== run A ==
## ALU_Top
module ALU_Top #(parameter width = 16 ,
                   Arith_width = width + width ,
                   Logic_width = width,	
                   CMP_width   = width,
                   Shift_width = width)(
input wire [width-1:0] A,
input wire [width-1:0] B,
input wire CLK,
input wire RST,
input wire [3:0] ALU_FUN,
output wire [Arith_width-1:0]  Arith_OUT,
output wire                    Carry_OUT,
output wire                    Arith_Flag,
output wire [Logic_width-1:0]  Logic_OUT,  
output wire                    Logic_Flag,
output wire [CMP_width-1:0]    CMP_OUT,    
output wire                    CMP_Flag,
output wire [Shift_width-1:0]  Shift_OUT,
output wire                    Shift_Flag
);
Size in the first run: ~71 flip-flops, ~120 I/O pins.
make LEC_CHECK=0 ABC_AREA=1 CAP_MARGIN=0 CELL_PAD_IN_SITES_DETAIL_PLACEMENT=0 CORE_ASPECT_RATIO=0.81 CORE_MARGIN=2 CORE_UTILIZATION=71 CTS_CLUSTER_DIAMETER=359 CTS_CLUSTER_SIZE=85 GPL_TIMING_DRIVEN=1 MAX_ROUTING_LAYER=met4 PLACE_DENSITY=0.63 SLEW_MARGIN=20 TNS_END_PERCENT=45 finish   # period 154.0 ns
run.sh (not shown) runs the stock make flow with config.mk's settings and CLKGATE_MAP_FILE=.
Run A closes out successfully: all stages finished, all timing, DRC and antenna checks passed.
Modified inputs, run B compared to run A
- SLEW_MARGIN: 20 -> 5
- CTS_CLUSTER_SIZE: 85 -> 100
- TNS_END_PERCENT: 45 -> 20
- ABC_AREA: 1 -> unset
- CTS_CLUSTER_DIAMETER: 359 -> 331
- MAX_ROUTING_LAYER: met4 -> unset
- CORE_ASPECT_RATIO: 0.81 -> 1.91
- PLACE_DENSITY: 0.63 -> 0.67
- CORE_UTILIZATION: 71 -> 23
--- outcome ---
The sequential portion of the cell area in run B sits 0.33 points below the value recorded for run A.
Between run B and run A, it is run B whose starting utilization of the core area is lower, by 49 points.
Run A → run B: global-route usage decreased by 25 points relative to the old numbers; total number of vias increased by 3394 relative to the old numbers; area of all placed cells without fillers increased by 9.5% relative to the old numbers.
--- input diff run B..run C ---
- CELL_PAD_IN_SITES_DETAIL_PLACEMENT changed from 0 to 2
- CORE_UTILIZATION changed from 23 to 18
- CTS_CLUSTER_SIZE removed (was 100)
- TNS_END_PERCENT changed from 20 to 50
- CORE_ASPECT_RATIO changed from 1.91 to 0.81
- PLACE_DENSITY_LB_ADDON newly set to 0.08
- PLACE_DENSITY removed (was 0.67)
- SLEW_MARGIN changed from 5 to 20
- CTS_CLUSTER_DIAMETER removed (was 331)
Findings:
Run C ends up with a met2 capacity usage during global routing that is 5.4 points lower than in run B.
Lower worst hold slack across all endpoints goes to run C over run B.
Global-route usage ended up 1.1 points lower on run C than on run B.
#### Input delta (run D over run C)
- changing CELL_PAD_IN_SITES_DETAIL_PLACEMENT from 2 to 0
- removing PLACE_DENSITY_LB_ADDON (formerly 0.08)
- setting PLACE_DENSITY to 0.67 for the first time
- changing CORE_UTILIZATION from 18 to 23
- setting CTS_CLUSTER_SIZE to 100 for the first time
- changing SLEW_MARGIN from 20 to 5
Results
- Clock distribution area overhead in the final layout delta (run D -> run C): insignificant
- Worst slack after detailed placement up 9580 ps in run D wrt run C
- Compared with run C, run D shows a final critical path time including I/O delays and setup that is 6280 ps lower.
- Compared with run C, the detailed router inserted more vias in run D.
- Run D ends up with higher setup slack after layout than run C does.
- Across both runs, end-of-flow core utilization was higher for run D than for run C.
- Comparing run D and run C, the lower critical path depth was measured on run D.
- From run C to run D the numbers moved as follows: non-clock buffer count in the final layout moved down, slew of the pin with the lowest slew margin moved down, sum of net half-perimeters after detailed placement moved down.
- In the tables for run D and run C, cell count reads lower with run D.
## Diff of input files: run E against run D
- a change of SLEW_MARGIN from 5 to 20
- an added PLACE_DENSITY_LB_ADDON of 0.08
- a change of CTS_CLUSTER_SIZE from 100 to 99
- a change of CORE_MARGIN from 2 to 10
- a change of CORE_UTILIZATION from 23 to 66
- an added MAX_ROUTING_LAYER of met4
- a change of TNS_END_PERCENT from 50 to 80
- a deleted PLACE_DENSITY that had been 0.67
- an added ABC_AREA of 1
- a change of CELL_PAD_IN_SITES_DETAIL_PLACEMENT from 0 to 1
- an added SETUP_SLACK_MARGIN of 5.0
- an added CTS_CLUSTER_DIAMETER of 38
- an added MIN_ROUTING_LAYER of met2
- a change of CORE_ASPECT_RATIO from 0.81 to 1.35
==> comparison <==
Run E: it failed with a tool error in detailed placement (3_5_place_dp), so there are no final results. Measured against each other, run D and run E differ in parity-gate share of the synthesized area counting xor and xnor cells, the lower figure coming from run E. Between run E and run D, it is run E whose core utilization before placement is higher, by 43 points. Relative to run D, the distinct cell type count after synthesis of run E is lower by 28.
